==> flow/design.v (excerpt) <==
module boom_pro(sw7,start,clk,led,seg,sw_input,row,seg_cat,btn6,buzzer,green,red);
For scale: roughly 59 I/O pins, about 0.026 mm2 of cells after synthesis.
clock: 6.52 ns
lec_check: 0
abc_area: 1
cap_margin: 20
cell_pad_in_sites_global_placement: 0
core_aspect_ratio: 0.89
core_margin: 2
core_utilization: 72
cts_cluster_diameter: 28
cts_cluster_size: 14
gpl_timing_driven: 1
max_routing_layer: met5
min_routing_layer: met1
place_density_lb_addon: 0.2
setup_slack_margin: 1.57
slew_margin: 0
tns_end_percent: 100
run.sh (not shown) runs the stock make flow with config.mk's settings and CLKGATE_MAP_FILE=.
The starting point aborted during global routing.
Then changed:
Settings changed: CELL_PAD_IN_SITES_GLOBAL_PLACEMENT 0 to default, CORE_ASPECT_RATIO 0.89 to default, CTS_CLUSTER_DIAMETER 28 to default, CTS_CLUSTER_SIZE 14 to 78, GPL_TIMING_DRIVEN 1 to default, HOLD_SLACK_MARGIN from default to -0.1, MAX_ROUTING_LAYER met5 to default, MIN_ROUTING_LAYER met1 to default, SETUP_SLACK_MARGIN 1.57 to -0.08, SLEW_MARGIN 0 to 20, TNS_END_PERCENT 100 to default.
Clock period 6.52 ns to 6.65 ns, I/O delays scaled along.
Outcome: The new run ran to the end with violations: setup timing. Area after synthesis does not change. Die size stays flat. Synthesized cell count does not change.
Then changed:
Settings changed: ABC_AREA 1 to default, CORE_UTILIZATION 72 to 64, CTS_CLUSTER_SIZE 78 to default, HOLD_SLACK_MARGIN -0.1 to default, PLACE_DENSITY_LB_ADDON 0.2 to default, SETUP_SLACK_MARGIN -0.08 to default.
Clock period 6.65 ns to 9.32 ns, I/O delays scaled along.
Now the flow finished clean.
Global-route usage decreases by 16 points.
Routed wire length goes down by about 34%.
Via count fell by 25%.
Then changed:
Settings changed: CORE_UTILIZATION 64 to 40.
Clock period 9.32 ns to 9.41 ns, I/O delays scaled along.
Result: Global-route usage shrinks by 11 points; wire length grows by 4.4%; critical path depth shrinks by 3; cell count grows by about 9%; non-clock buffer count shrinks by 3; flip-flop count stays the same.

Starting RTL as in the previous note.
==> flow/config.mk <==
export PLATFORM = sky130hd
export DESIGN_NAME = boom_pro
export DESIGN_NICKNAME = boom_pro
export VERILOG_FILES = /design/flow/design.v
export SDC_FILE = /design/flow/constraint.sdc
export NUM_CORES = 4
export LEC_CHECK = 0
export ABC_AREA = 1
export CAP_MARGIN = 20
export CELL_PAD_IN_SITES_GLOBAL_PLACEMENT = 0
export CORE_ASPECT_RATIO = 1.48
export CORE_MARGIN = 2
export CORE_UTILIZATION = 72
export CTS_CLUSTER_SIZE = 13
export GPL_TIMING_DRIVEN = 1
export MAX_ROUTING_LAYER = met5
export MIN_ROUTING_LAYER = met1
export PLACE_DENSITY_LB_ADDON = 0.25
export SLEW_MARGIN = 40
export TNS_END_PERCENT = 100
==> flow/constraint.sdc <==
create_clock -name core_clock -period 6.85 [get_ports {clk}]
set_input_delay 1.3700 -clock core_clock [delete_from_list [all_inputs] [get_ports {clk}]]
set_output_delay 1.3700 -clock core_clock [all_outputs]
set_load 0.01 [all_outputs]
The starting point completed and failed the layout checks on negative setup slack.
Change:
==> flow/config.mk (replaced) <==
export PLATFORM = sky130hd
export DESIGN_NAME = boom_pro
export DESIGN_NICKNAME = boom_pro
export VERILOG_FILES = /design/flow/design.v
export SDC_FILE = /design/flow/constraint.sdc
export NUM_CORES = 4
export LEC_CHECK = 0
export CAP_MARGIN = 20
export CORE_MARGIN = 2
export CORE_UTILIZATION = 9
export SLEW_MARGIN = 20
==> flow/constraint.sdc (replaced) <==
create_clock -name core_clock -period 23.5 [get_ports {clk}]
set_input_delay 4.7000 -clock core_clock [delete_from_list [all_inputs] [get_ports {clk}]]
set_output_delay 4.7000 -clock core_clock [all_outputs]
set_load 0.01 [all_outputs]
This time the run passed the timing, design-rule and antenna checks.
First-iteration DRC count falls by 62%.
Via count falls by 27%.
Design area rises by 0.65%.
Synthesized area falls by about 3.5%.
Worst hold slack loses 29 ps.
Worst setup slack gains 15000 ps.
Sequential share of layout area falls by 0.14 points.
Die area rises to 7.5 times its value.
Change:
--- a/flow/config.mk
+++ b/flow/config.mk
@@ -7,5 +7,5 @@
 export LEC_CHECK = 0
-export CAP_MARGIN = 20
+export CAP_MARGIN = 5
 export CORE_MARGIN = 2
-export CORE_UTILIZATION = 9
+export CORE_UTILIZATION = 72
 export SLEW_MARGIN = 20
==> flow/constraint.sdc (replaced) <==
create_clock -name core_clock -period 6.76 [get_ports {clk}]
set_input_delay 1.3520 -clock core_clock [delete_from_list [all_inputs] [get_ports {clk}]]
set_output_delay 1.3520 -clock core_clock [all_outputs]
set_load 0.01 [all_outputs]
Now the flow finished but fails on negative setup slack.
Flip-flop count does not change.
Non-clock buffer count grows by 181.
Hold slack is better by 39 ps.
Die size decreases by 87%.
Fmax increases by 25%.
Synthesized cell count stays the same.
Cell area came out lower by 7.4%.
First-iteration DRC count rises by 41%.
Routed wire length came out higher by 11%.
Sequential share of layout area grows by 1.4 points.

## run 1
boom_pro again, from the RTL that the note above started with.
make LEC_CHECK=0 ABC_AREA=1 CAP_MARGIN=5 CORE_MARGIN=2 CORE_UTILIZATION=72 CTS_CLUSTER_DIAMETER=231 HOLD_SLACK_MARGIN=-0.09 SETUP_SLACK_MARGIN=0.57 SLEW_MARGIN=40 finish   # period 6.22 ns
[flow] run 1 | stages: complete | final checks: fail | reason: setup timing
> inputs changed (run 1 -> run 2)
- SETUP_SLACK_MARGIN changed from 0.57 to 1.0
- HOLD_SLACK_MARGIN removed (was -0.09)
- CTS_CLUSTER_SIZE newly set to 41
- SLEW_MARGIN changed from 40 to 20
- CTS_CLUSTER_DIAMETER removed (was 231)
- ABC_AREA removed (was 1)
- PLACE_DENSITY newly set to 0.65
- CAP_MARGIN changed from 5 to 20
- the clock period (ns, I/O delays scaled along) changed from 6.22 to 9.32
### Flow results
Run 2: no failed stages, no open violations at the end. Between run 2 and run 1, it is run 2 whose worst hold slack across all endpoints is higher, by 9.6 ps. Compared with run 1, in run 2 overall die area shows a reduction of 3.5%; biggest cell delay along the critical path climbed 30 ps; inverter count of the layout excluding clock inverters now sits lower.
--- input diff run 2..run 3 ---
- CORE_UTILIZATION changed from 72 to 40
- CTS_CLUSTER_SIZE removed (was 41)
- SETUP_SLACK_MARGIN removed (was 1.0)
- PLACE_DENSITY removed (was 0.65)
- the clock period (ns, I/O delays scaled along) changed from 9.32 to 9.91
Results
Minimum clock period deteriorates in run 3 relative to run 2. Fmax (run 3 / run 2): 0.891. Comparing run 3 with run 2, the wire length of the first global-routing pass came out essentially unchanged. Diff run 2 -> run 3: worst hold slack across all endpoints shows a reduction of 30 ps; setup slack now smaller.

sierra:
Starting RTL as in the previous note.
make LEC_CHECK=0 CAP_MARGIN=20 CELL_PAD_IN_SITES_GLOBAL_PLACEMENT=1 CORE_MARGIN=7 CORE_UTILIZATION=17 CTS_CLUSTER_DIAMETER=344 GPL_ROUTABILITY_DRIVEN=0 GPL_TIMING_DRIVEN=1 MAX_ROUTING_LAYER=met4 PLACE_DENSITY_LB_ADDON=0.17 SLEW_MARGIN=20 TNS_END_PERCENT=55 finish   # period 14.1 ns
Every stage of the flow completed for sierra, and the final layout passed the timing, design-rule and antenna checks.
Input-level comparison between fjord and sierra:
Settings: CTS_CLUSTER_DIAMETER: 344 -> unset; TNS_END_PERCENT: 55 -> 60; CELL_PAD_IN_SITES_GLOBAL_PLACEMENT: 1 -> unset; CORE_MARGIN: 7 -> 6; CORE_UTILIZATION: 17 -> 69; GPL_ROUTABILITY_DRIVEN: 0 -> unset; MAX_ROUTING_LAYER: met4 -> unset; PLACE_DENSITY_LB_ADDON: 0.17 -> unset; GPL_TIMING_DRIVEN: 1 -> 0; the clock period (ns, I/O delays scaled along): 14.1 -> 15.0.
==> results <==
fjord vs. sierra: clock latency on the worst-skew pair about even, final antenna diode count fell 1, average instance area after synthesis about even, overall via count from detail_route rose 2539.
Time the worst path needs with I/O delays and setup (lower): sierra
Final cell area: fjord below sierra
Layout overhead on the synthesized area for fjord: 7.0 points down relative to sierra
Relative to fjord, the following input files were edited for indigo:
Settings: CORE_ASPECT_RATIO: unset -> 0.56; GPL_ROUTABILITY_DRIVEN: unset -> 0; MIN_ROUTING_LAYER: unset -> met2; CAP_MARGIN: 20 -> 30; the clock period (ns, I/O delays scaled along): 15.0 -> 12.2.
fjord has completed all stages; timing, DRC and antenna checks passed. The flow ended early for indigo: it failed with a tool error in global routing (5_1_grt). Distinct cell type count after synthesis: fjord vs indigo identical. Horizontal die dimension (indigo vs. fjord) increases by more than a quarter. Max placeable core region across indigo and fjord: fjord.
Changes in willow relative to indigo:
Settings: SETUP_SLACK_MARGIN: unset -> 0.1; MIN_ROUTING_LAYER: met2 -> unset; GPL_TIMING_DRIVEN: 0 -> unset; CAP_MARGIN: 30 -> 20; CORE_MARGIN: 6 -> 2; TNS_END_PERCENT: 60 -> unset; CORE_UTILIZATION: 69 -> 40; GPL_ROUTABILITY_DRIVEN: 0 -> unset; CORE_ASPECT_RATIO: 0.56 -> unset; the clock period (ns, I/O delays scaled along): 12.2 -> 9.91.
[summary]
The final layout from willow, which completed every stage, passed the timing, design-rule and antenna checks at the end of the flow. Compared with indigo, in willow worst setup slack after placement has decreased, adder-cell area share of the yosys netlist shows no meaningful change, die outline area picked up an extra 57%, area after detailed placement down about 0.37%, number of clock buffers inserted by TritonCTS increased by 42% relative to the old numbers. Delta (willow minus indigo): floorplan die width fell 12 microns; and-or/or-and share of the synthesized area about even; area of the core region rose 77%. Compared with indigo, willow shows a lower core utilization at floorplan.
Changes in amber relative to willow:
Settings: CTS_CLUSTER_SIZE: unset -> 41; CORE_UTILIZATION: 40 -> 72; SETUP_SLACK_MARGIN: 0.1 -> 1.2; the clock period (ns, I/O delays scaled along): 9.91 -> 9.32.
## What came out
Routed wire in amber totals more than in willow.
Per the comparison of amber with willow, worst-case reg-to-reg path depth went up 11%, achievable clock frequency +11%.
Between willow and amber, post-CTS resize count is lower for willow, amber comes in above that.
amber vs willow, largest stage delay on the critical path went up by 0.04 ns.
Compared with willow, amber shows number of DRC markers in iteration 0 that has gone up by more than a quarter.
Summary — number of placed instances, taps included, amber relative to willow: lower, by 389.
amber has via count of the first global-routing pass above what willow had.
amber reports a higher worst setup slack than willow does.

== wip/onyx ==
boom_pro again, from the RTL that the note above started with.
make LEC_CHECK=0 ABC_AREA=0 CAP_MARGIN=20 CELL_PAD_IN_SITES_GLOBAL_PLACEMENT=0 CORE_ASPECT_RATIO=1.48 CORE_MARGIN=2 CORE_UTILIZATION=65 CTS_CLUSTER_DIAMETER=51 CTS_CLUSTER_SIZE=73 GPL_ROUTABILITY_DRIVEN=0 GPL_TIMING_DRIVEN=1 MAX_ROUTING_LAYER=met5 MIN_ROUTING_LAYER=met1 PLACE_DENSITY_LB_ADDON=0.01 SETUP_SLACK_MARGIN=-0.51 SLEW_MARGIN=20 TNS_END_PERCENT=100 finish   # period 7.17 ns
From the logs: wip/onyx reached the end of the flow and failed the layout checks with setup timing.
#### Input delta (wip/cedar over wip/onyx)
Settings: a change of SETUP_SLACK_MARGIN from -0.51 to 0.44; a change of PLACE_DENSITY_LB_ADDON from 0.01 to 0.14; a change of MAX_ROUTING_LAYER from met5 to met4; a change of CORE_UTILIZATION from 65 to 71; a change of the clock period (ns, I/O delays scaled along) from 7.17 to 8.3.
## What came out
- Comparing wip/cedar and wip/onyx, the one run not ending clean was wip/onyx.
- The flow for wip/onyx finished, though final verification flagged setup timing.
- [wip/cedar vs wip/onyx] placement row count: lower in wip/cedar
- Looking at final-layout non-clock buffer area share, wip/cedar sits 2.0 points lower than wip/onyx does.
- In the flow results for wip/cedar and wip/onyx, the maximum number of pins on one net before global-route repair is smaller on wip/onyx.
- Summary of the comparison: final setup TNS is higher in wip/cedar, relative to wip/onyx.
- Of wip/cedar and wip/onyx, it is wip/cedar that has the higher utilization.
- Re number of buffers outside the clock class in the layout: wip/cedar and wip/onyx aren't equal, and the higher value belongs to wip/onyx.
- Changes observed in wip/cedar relative to wip/onyx: number of cells after detailed placement lower; flip-flop count closely matched the old numbers.
Modified inputs, wip/violet compared to wip/cedar
Settings: a deleted CTS_CLUSTER_DIAMETER that had been 51; a deleted MAX_ROUTING_LAYER that had been met4; a deleted SETUP_SLACK_MARGIN that had been 0.44; a deleted TNS_END_PERCENT that had been 100; a deleted MIN_ROUTING_LAYER that had been met1; a deleted GPL_ROUTABILITY_DRIVEN that had been 0; a deleted ABC_AREA that had been 0; a deleted CORE_ASPECT_RATIO that had been 1.48; a deleted PLACE_DENSITY_LB_ADDON that had been 0.14; a deleted CTS_CLUSTER_SIZE that had been 73; a change of CORE_UTILIZATION from 71 to 45; a deleted GPL_TIMING_DRIVEN that had been 1; a deleted CELL_PAD_IN_SITES_GLOBAL_PLACEMENT that had been 0; a change of the clock period (ns, I/O delays scaled along) from 8.3 to 9.91.
wip/violet completed every stage of the flow, and the final layout passed the timing, design-rule and antenna checks. Re flip-flop count: no difference whatsoever between wip/cedar and wip/violet. Compare wip/cedar and wip/violet | total vias in the final route higher: wip/cedar. wip/cedar and wip/violet ended up with roughly the same first-pass GRT wire length.
> inputs changed (wip/violet -> wip/maple)
Settings: swapping 45 for 72 in CORE_UTILIZATION; putting ABC_AREA at 1 where nothing was set; putting SETUP_SLACK_MARGIN at -0.52 where nothing was set; putting PLACE_DENSITY at 0.65 where nothing was set; putting CTS_CLUSTER_SIZE at 73 where nothing was set; swapping 9.91 for 9.32 in the clock period (ns, I/O delays scaled along).
==> comparison <==
wip/maple ran to completion and came out clean on the timing, design-rule and antenna checks.
wip/maple against wip/violet: total placed instance area shows an increase of 2.6%; synthesized cell count grew by 649.
Delta (wip/maple minus wip/violet): layout clock buffer count down 23%, worst hold slack up 0.022 ns, core occupancy in the finished layout up 29 points.
Here is what was changed in the inputs of wip/juniper compared with wip/maple.
Settings: PLACE_DENSITY no longer set, was 0.65; PLACE_DENSITY_LB_ADDON now 0.2, previously not set; CTS_CLUSTER_SIZE now 13, was 73; HOLD_SLACK_MARGIN now -0.1, previously not set; SETUP_SLACK_MARGIN now -0.08, was -0.52; the clock period (ns, I/O delays scaled along) now 6.65, was 9.32.
==> results <==
- In wip/juniper, number of nets at the end of the flow is higher than in wip/maple.
- Worst endpoint data arrival time was higher in the run labelled wip/maple.
- Global-route usage on wip/juniper is up relative to wip/maple.
- Summary of wip/maple and wip/juniper: one run falls short of a clean finish, namely wip/juniper.
- Complete run, failing final checks: wip/juniper, reason setup timing.
- Final standard cell area without fillers of wip/juniper exceeds that of wip/maple by a little under 10%.
- Register bit total from synthesis came out exactly the same in wip/juniper and wip/maple.
Input-level comparison between wip/umber and wip/juniper:
Settings: CTS_CLUSTER_SIZE: 13 -> unset; PLACE_DENSITY_LB_ADDON: 0.2 -> unset; ABC_AREA: 1 -> unset.
Notes after the runs:
Of wip/umber and wip/juniper, the run reporting the higher non-clock buffer count was wip/umber.
There was hardly any difference in share of the core filled by cells before placement between wip/juniper and wip/umber.
Compared with wip/juniper, wip/umber shows die area that has gone down by a few percent.
Status for wip/umber and wip/juniper: no clean run
Completing all stages was not enough for wip/umber: its layout failed the final checks because of setup timing.
wip/juniper had finished all stages when the layout checks came back failing, citing setup timing.
In terms of setup slack after layout, wip/juniper and wip/umber differ only marginally.
Delta (wip/umber minus wip/juniper): HPWL after detailed placement decreased about 13%; time the final worst path needs with I/O delays and setup did not really move.
In wip/umber, the sequential share of layout area came out 0.91 points above the value in wip/juniper.
Re pin slew with the least headroom to its limit: wip/umber and wip/juniper aren't equal, and the higher value belongs to wip/juniper.
